// pcpu
module pcpu(
 input wire clock, enable, reset, start,
 input wire [15:0] d_datain,   
 input wire [15:0] i_datain,   
 output  [7:0] i_addr,
 output  [7:0] d_addr,
 output  [15:0] d_dataout,
 output  d_we
    );
Size in the first run: ~2700 cells after synthesis, ~24000 um2 of cells after synthesis.
export LEC_CHECK = 0
export CAP_MARGIN = 20
export CELL_PAD_IN_SITES_DETAIL_PLACEMENT = 2
export CORE_ASPECT_RATIO = 0.8
export CORE_MARGIN = 2
export CORE_UTILIZATION = 44
export MIN_ROUTING_LAYER = met1
export PLACE_DENSITY_LB_ADDON = 0.2
export SETUP_SLACK_MARGIN = 0.46
export SLEW_MARGIN = 20
export TNS_END_PERCENT = 45
create_clock -name core_clock -period 4.36 [get_ports {clock}]
run.sh (not shown) runs the stock make flow with config.mk's settings and CLKGATE_MAP_FILE=.
The starting point never finished: it broke off in global routing (5_1_grt) with ODB-0269.
Next try:
==> flow/config.mk (replaced) <==
export PLATFORM = sky130hd
export DESIGN_NAME = pcpu
export DESIGN_NICKNAME = pcpu
export VERILOG_FILES = /design/flow/design.v
export SDC_FILE = /design/flow/constraint.sdc
export NUM_CORES = 4
export LEC_CHECK = 0
export ABC_AREA = 0
export CAP_MARGIN = 0
export CELL_PAD_IN_SITES_GLOBAL_PLACEMENT = 3
export CORE_MARGIN = 4
export CORE_UTILIZATION = 25
export CTS_CLUSTER_DIAMETER = 137
export PLACE_DENSITY_LB_ADDON = 0.28
export SETUP_SLACK_MARGIN = 0.88
export SLEW_MARGIN = 20
==> flow/constraint.sdc (replaced) <==
create_clock -name core_clock -period 7.98 [get_ports {clock}]
set_input_delay 1.5960 -clock core_clock [delete_from_list [all_inputs] [get_ports {clock}]]
set_output_delay 1.5960 -clock core_clock [all_outputs]
set_load 0.01 [all_outputs]
=> Now the flow completed without violations. Synthesized cell count is unchanged. Synthesized area does not change. Die size increases by about 80%.

---

Starting RTL as in the previous note.
==> flow/design.v (excerpt) <==
module pcpu(
 input wire clock, enable, reset, start,
 input wire [15:0] d_datain,   
 input wire [15:0] i_datain,   
 output  [7:0] i_addr,
 output  [7:0] d_addr,
 output  [15:0] d_dataout,
 output  d_we
    );
clock: 4.23 ns
lec_check: 0
cap_margin: 5
core_aspect_ratio: 1.12
core_margin: 2
core_utilization: 25
gpl_timing_driven: 0
max_routing_layer: met5
setup_slack_margin: 0.67
slew_margin: 20
tns_end_percent: 70
The baseline finished but fails on setup timing.
Rerun with:
Settings changed: ABC_AREA set to 0, CELL_PAD_IN_SITES_DETAIL_PLACEMENT set to 2, CELL_PAD_IN_SITES_GLOBAL_PLACEMENT set to 2, CORE_ASPECT_RATIO 1.12 to 0.77, CORE_UTILIZATION 25 to 68, CTS_CLUSTER_SIZE set to 18, GPL_ROUTABILITY_DRIVEN set to 1, GPL_TIMING_DRIVEN 0 to 1, SETUP_SLACK_MARGIN 0.67 to 0.45, SLEW_MARGIN 20 to 0.
Clock period 4.23 ns to 4.35 ns, I/O delays scaled along.
Effect: Now the flow failed in global placement without I/O; die size shrinks by 63%; synthesized cell count stays the same; area after synthesis does not change.
Rerun with:
Settings changed: ABC_AREA 0 to not set, CAP_MARGIN 5 to 25, CELL_PAD_IN_SITES_DETAIL_PLACEMENT 2 to not set, CELL_PAD_IN_SITES_GLOBAL_PLACEMENT 2 to not set, CORE_ASPECT_RATIO 0.77 to not set, CORE_UTILIZATION 68 to 54, CTS_CLUSTER_SIZE 18 to 62, GPL_ROUTABILITY_DRIVEN 1 to not set, GPL_TIMING_DRIVEN 1 to not set, MAX_ROUTING_LAYER met5 to met4, MIN_ROUTING_LAYER set to met1, PLACE_DENSITY_LB_ADDON set to 0.05, SETUP_SLACK_MARGIN 0.45 to 1.42, SLEW_MARGIN 0 to 10, TNS_END_PERCENT 70 to 5.
Clock period 4.35 ns to 9.32 ns, I/O delays scaled along.
This time the run finished clean.
Die size came out higher by 25%.
Area after synthesis is unchanged.
Synthesized cell count stays the same.
Rerun with:
Settings changed: CAP_MARGIN 25 to 20, CORE_UTILIZATION 54 to 58, CTS_CLUSTER_SIZE 62 to not set, MAX_ROUTING_LAYER met4 to not set, MIN_ROUTING_LAYER met1 to not set, PLACE_DENSITY set to 0.6, PLACE_DENSITY_LB_ADDON 0.05 to not set, SETUP_SLACK_MARGIN 1.42 to not set, SLEW_MARGIN 10 to 20.
Clock period 9.32 ns to 5.06 ns, I/O delays scaled along.
Hold slack got worse by 0.039 ns.
Count of clock-buffer cells in the layout rises by 3.
Fmax rises by a quarter to a third.
Worst setup slack got worse by 2.7 ns.
Routed wire length falls slightly.
Core utilization rises by 5.8 points.
Clock skew falls by 0.0051 ns.
Final area rises slightly.
Critical path depth rises by 1.
Rerun with:
Settings changed: CORE_UTILIZATION 58 to 40, TNS_END_PERCENT 5 to not set.
Clock period 5.06 ns to 3.98 ns, I/O delays scaled along.
Effect: With this change the flow completed and failed the layout checks on setup timing. Area after synthesis stays the same. Non-clock buffer count rose by 326. Total power rose by well over a third. Via count rose by a few percent. Wire length rose by a little under a tenth. Sequential power rose by a quarter to a third. Global-route usage fell by 12 points. Die size rose by well over a third. Worst setup slack is worse by 0.52 ns. Core utilization fell by 15 points.

---

The RTL this note starts from:
==> flow/design.v <==
`timescale 1ns / 1ps
module pcpu(
 input wire clock, enable, reset, start,
 input wire [15:0] d_datain,   
 input wire [15:0] i_datain,   
 output  [7:0] i_addr,
 output  [7:0] d_addr,
 output  [15:0] d_dataout,
 output  d_we
    );
reg [15:0] gr [7:0];
reg nf, zf, cf;
reg cf_q;
reg state, next_state;
reg dw;
reg [7:0] pc;
reg [15:0] id_ir;
reg [15:0] wb_ir;
reg [15:0] ex_ir;
reg [15:0] mem_ir;
reg [15:0] smdr;
reg [15:0] smdr1;
reg signed [15:0] reg_C1;
reg signed [15:0] reg_A;
reg signed [15:0] reg_B;
reg signed [15:0] reg_C;
reg signed [15:0] ALUo;
reg signed [15:0] alu_last;
always @(posedge clock)
	begin
		if (!reset)
			state <= 1'b0;
		else
			state <= next_state;
	end
always @(*)
	begin
		case (state)
			1'b0 : 
				if ((enable == 1'b1) 
				&& (start == 1'b1))
					next_state = 1'b1;
				else	
					next_state = 1'b0;
			1'b1 :
				if ((enable == 1'b0) 
				|| (wb_ir[15:11] == 5'b00001))
					next_state = 1'b0;
				else
					next_state = 1'b1;
		endcase
	end
assign i_addr = pc;  
always @(posedge clock or negedge reset)
	begin
		if (!reset)
			begin
            id_ir <= 16'b0;
            pc <= 8'b0;
			end
		else if (state ==1'b1)
		begin
			if((i_datain[15:11] == 5'b01000 
				||i_datain[15:11] == 5'b10001
				||i_datain[15:11] == 5'b01011
				||i_datain[15:11] == 5'b10111 
				||i_datain[15:11] == 5'b01100 
				||i_datain[15:11] == 5'b01101 
				||i_datain[15:11] == 5'b01111 
				||i_datain[15:11] == 5'b01110) 
			  &&( (id_ir[15:11] == 5'b00010 && (id_ir[10:8]  == i_datain[6:4] || id_ir[10:8]  == i_datain[2:0])) 
			    ||(ex_ir[15:11] == 5'b00010 && (ex_ir[10:8]  == i_datain[6:4] || ex_ir[10:8]  == i_datain[2:0]))
				)
			  )  
			    begin
				   id_ir <= 16'b0;
				   pc <= pc;   
			    end		  			
  			else if (( i_datain[15:11] == 5'b00100
			         ||i_datain[15:11] == 5'b00110
					 ||i_datain[15:11] == 5'b00101
					 ||i_datain[15:11] == 5'b00111
					 ||i_datain[15:11] == 5'b00011)
                    &&((id_ir[15:11] == 5'b00010 &&(id_ir[10:8]  == i_datain[6:4])) 
					  ||(ex_ir[15:11] == 5'b00010 &&(ex_ir[10:8]  == i_datain[6:4]))
					  )
					)
					begin
					   id_ir <= 16'b0;
					   pc <= pc;   
					end 
			else if(id_ir[15:14] == 2'b11 || ex_ir[15:14] == 2'b11)
			        begin
				       id_ir <= 16'b0;
					   pc <= pc;   
					end 
			else
			  begin
				if(((mem_ir[15:11] == 5'b11010)
					&& (zf == 1'b1)) 
				|| ((mem_ir[15:11] == 5'b11011)
					&& (zf == 1'b0)))
				begin
					id_ir <= 16'b0;
					pc <= reg_C[7:0];
				end
				else if(((mem_ir[15:11] == 5'b11100)
					&& (nf == 1'b1)) 
				|| ((mem_ir[15:11] == 5'b11101)
					&& (nf == 1'b0)))
				begin
					id_ir <= 16'b0;
					pc <= reg_C[7:0];
				end
				else if(((mem_ir[15:11] == 5'b11110)
					&& (cf == 1'b1)) 
				|| ((mem_ir[15:11] == 5'b11111)
					&& (cf == 1'b0)))
				begin
					id_ir <= 16'b0;
					pc <= reg_C[7:0];
				end
				else if((mem_ir[15:11] == 5'b11000)			
				|| (mem_ir[15:11] == 5'b11001))
				begin
					id_ir <= 16'b0;
					pc <= reg_C[7:0];
				end
				else
				begin
				    id_ir <= i_datain;
					pc <= pc + 1;
				end
			  end   
		end  
	end  
always @(posedge clock or negedge reset) 
    begin
	    if (!reset)
			begin
				ex_ir <= 16'b0;
				reg_A <= 16'b0;
				reg_B <= 16'b0;
				smdr <= 16'b0;
			end
		else if (state == 1'b1)
			begin
				ex_ir <= id_ir;
				 if ((id_ir[15:14] == 2'b11 && id_ir[15:11] != 5'b11000) 
				|| (id_ir[15:11] == 5'b10000)
				|| (id_ir[15:11] == 5'b01001)
				|| (id_ir[15:11] == 5'b10011))
					reg_A <= gr[id_ir[10:8]];
				else if (id_ir[15:11] == 5'b00010) 
					reg_A <= gr[id_ir[6:4]];
				 else if(id_ir[6:4] == ex_ir[10:8])
				      reg_A <= ALUo;
			    else if(id_ir[6:4] == wb_ir[10:8]) 
				      reg_A <= reg_C1;
			    else if(id_ir[6:4] == mem_ir[10:8]) 
				      reg_A <= reg_C;
				else 
					reg_A <= gr[id_ir[6:4]];
			  if (id_ir[15:11] == 5'b00011)
					begin
						reg_B <= {12'b0000_0000_0000, id_ir[3:0]};  
						smdr <= gr[id_ir[10:8]];  
			      end
				else if(id_ir[2:0] == ex_ir[10:8])
				      reg_B <= ALUo;
			    else if(id_ir[2:0] == wb_ir[10:8]) 
				      reg_B <= reg_C1;
			    else if(id_ir[2:0] == mem_ir[10:8]) 
				      reg_B <= reg_C;
				else if  ((id_ir[15:11] == 5'b01000)
                || (id_ir[15:11] == 5'b10001)
				    || (id_ir[15:11] == 5'b01011)
				    || (id_ir[15:11] == 5'b10111)
				    || (id_ir[15:11] == 5'b01100)
					 || (id_ir[15:11] == 5'b01101)
					 || (id_ir[15:11] == 5'b01111)
					 || (id_ir[15:11] == 5'b01110))
					reg_B <= gr[id_ir[2:0]];
			end
	end		
always @ (*) 
    begin
		ALUo = alu_last;
		cf = cf_q;
		if  (ex_ir[15:11] == 5'b11000)
			ALUo = {8'b0, ex_ir[7:0]};
		else if  (ex_ir[15:14] == 2'b11)
		    ALUo = reg_A + {8'b0, ex_ir[7:0]};
		else 
		begin
			case(ex_ir[15:11])
			5'b00010: ALUo = reg_A + {12'b0000_0000_0000, ex_ir[3:0]};
			5'b00011: ALUo = reg_A + reg_B;
			5'b10000: {cf, ALUo} = reg_A + { ex_ir[7:0], 8'b0 };
			5'b01000: {cf, ALUo} = reg_A + reg_B;
			5'b01001:{cf, ALUo} = reg_A + { 8'b0, ex_ir[7:0] };
			5'b10001: {cf, ALUo} = reg_A + reg_B + cf_q;
			5'b01011: {cf, ALUo} = {{1'b0, reg_A} - reg_B};
			5'b10011: {cf, ALUo} = {1'b0, reg_A }- { 8'b0, ex_ir[7:0] };
			5'b10111:{cf, ALUo} = {{1'b0, reg_A} - reg_B - cf_q};
			5'b01100: {cf, ALUo} = {{1'b0, reg_A} - reg_B};
			5'b01101: {cf, ALUo} = {1'b0, reg_A & reg_B};
			5'b01111: {cf, ALUo} = {1'b0, reg_A | reg_B};
			5'b01110: {cf, ALUo} = {1'b0, reg_A ^ reg_B};
			5'b00100: {cf, ALUo} = {reg_A[4'b1111 - ex_ir[3:0]], reg_A << ex_ir[3:0]};
			5'b00110: {cf, ALUo} = {reg_A[ex_ir[3:0] - 4'b0001], reg_A >> ex_ir[3:0]};
			5'b00101: {cf, ALUo} = {reg_A[ex_ir[3:0] - 4'b0001], reg_A <<< ex_ir[3:0]};
			5'b00111: {cf, ALUo} = {reg_A[4'b1111 - ex_ir[3:0]], reg_A >>> ex_ir[3:0]};
			default: begin
					 end
        endcase								
		end
 end
always @(posedge clock or negedge reset)
    begin
	    if (!reset)
			begin
				alu_last <= 16'b0;
				cf_q <= 1'b0;
			end
		else if (state == 1'b1)
			begin
				alu_last <= ALUo;
				cf_q <= cf;
			end
	end
always @(posedge clock or negedge reset) 
    begin
	    if (!reset)
			begin
				mem_ir <= 16'b0;
				reg_C <= 16'b0;
				dw <= 0;
				nf <= 0;
				zf <= 0;
				smdr1 <= 16'b0;
			end
		else if (state == 1'b1)
			begin
				mem_ir <= ex_ir;
				reg_C <= ALUo;
				if (ex_ir[15:11] == 5'b00011)
					begin
						dw <= 1'b1;
						smdr1 <= smdr;
					end
				else if(ex_ir[15:14] != 2'b11 && ex_ir[15:11] != 5'b00010)
				     begin
				       zf <= (ALUo == 0)? 1:0;
					   nf <= (ALUo[15] == 1'b1)? 1:0;
						dw <= 1'b0;
				     end	
            else		
                 dw <= 1'b0;				
			end		
    end
assign d_dataout = smdr1;
assign d_we = dw;
assign d_addr = reg_C[7:0];
always @(posedge clock or negedge reset) 
    begin
	    if (!reset)
			begin
				wb_ir <= 16'b0;
				reg_C1 <= 16'b0;
			end
		else if (state == 1'b1)
			begin
				wb_ir <= mem_ir;			
				if (mem_ir[15:11] == 5'b00010)
					reg_C1 <= d_datain;
				else if(mem_ir[15:14] != 2'b11)
					reg_C1 <= reg_C;				
			end			
	end
always @(posedge clock or negedge reset) 
    begin
	    if (!reset)
			begin
			   gr[0] <= 16'b0;
				gr[1] <= 16'b0;
				gr[2] <= 16'b0;
				gr[3] <= 16'b0;
				gr[4] <= 16'b0;
				gr[5] <= 16'b0;
				gr[6] <= 16'b0;
				gr[7] <= 16'b0;
			end			
		else if (state == 1'b1)
			begin
				if ((wb_ir[15:14] != 2'b11) 
				   &&(wb_ir[15:11] != 5'b00011)		  
				   &&(wb_ir[15:11] != 5'b01100)
				)
					gr[wb_ir[10:8]] <= reg_C1;
			end	
   end
endmodule
make LEC_CHECK=0 CAP_MARGIN=20 CORE_MARGIN=2 CORE_UTILIZATION=58 PLACE_DENSITY=0.6 SETUP_SLACK_MARGIN=1.6 SLEW_MARGIN=20 finish   # period 6.47 ns
Rerun with:
- CAP_MARGIN: 20 -> 35
- CELL_PAD_IN_SITES_DETAIL_PLACEMENT: unset -> 1
- CORE_ASPECT_RATIO: unset -> 0.57
- CORE_UTILIZATION: 58 -> 60
- CTS_CLUSTER_SIZE: unset -> 24
- GPL_ROUTABILITY_DRIVEN: unset -> 0
- MAX_ROUTING_LAYER: unset -> met5
- MIN_ROUTING_LAYER: unset -> met1
- PLACE_DENSITY: 0.6 -> unset
- PLACE_DENSITY_LB_ADDON: unset -> 0.1
- SETUP_SLACK_MARGIN: 1.6 -> unset
- SLEW_MARGIN: 20 -> 5
- clock period: 6.47 -> 5.51 ns (I/O delays scaled with it)
=> With this change the flow ended with an error in global routing; area after synthesis stays the same; die size fell by 3.1%; synthesized cell count stays the same.
Rerun with:
- CAP_MARGIN: 35 -> 20
- CELL_PAD_IN_SITES_DETAIL_PLACEMENT: 1 -> unset
- CORE_ASPECT_RATIO: 0.57 -> unset
- CORE_UTILIZATION: 60 -> 66
- CTS_CLUSTER_SIZE: 24 -> unset
- GPL_ROUTABILITY_DRIVEN: 0 -> unset
- MAX_ROUTING_LAYER: met5 -> unset
- MIN_ROUTING_LAYER: met1 -> unset
- PLACE_DENSITY_LB_ADDON: 0.1 -> unset
- SETUP_SLACK_MARGIN: unset -> 0.0
- SLEW_MARGIN: 5 -> 20
- clock period: 5.51 -> 3.81 ns (I/O delays scaled with it)
=> The changed run failed in global routing; die area fell by 9.1%; area after synthesis is unchanged; synthesized cell count does not change.
Power figures rest on the tool's default switching activity, not on a simulated workload.
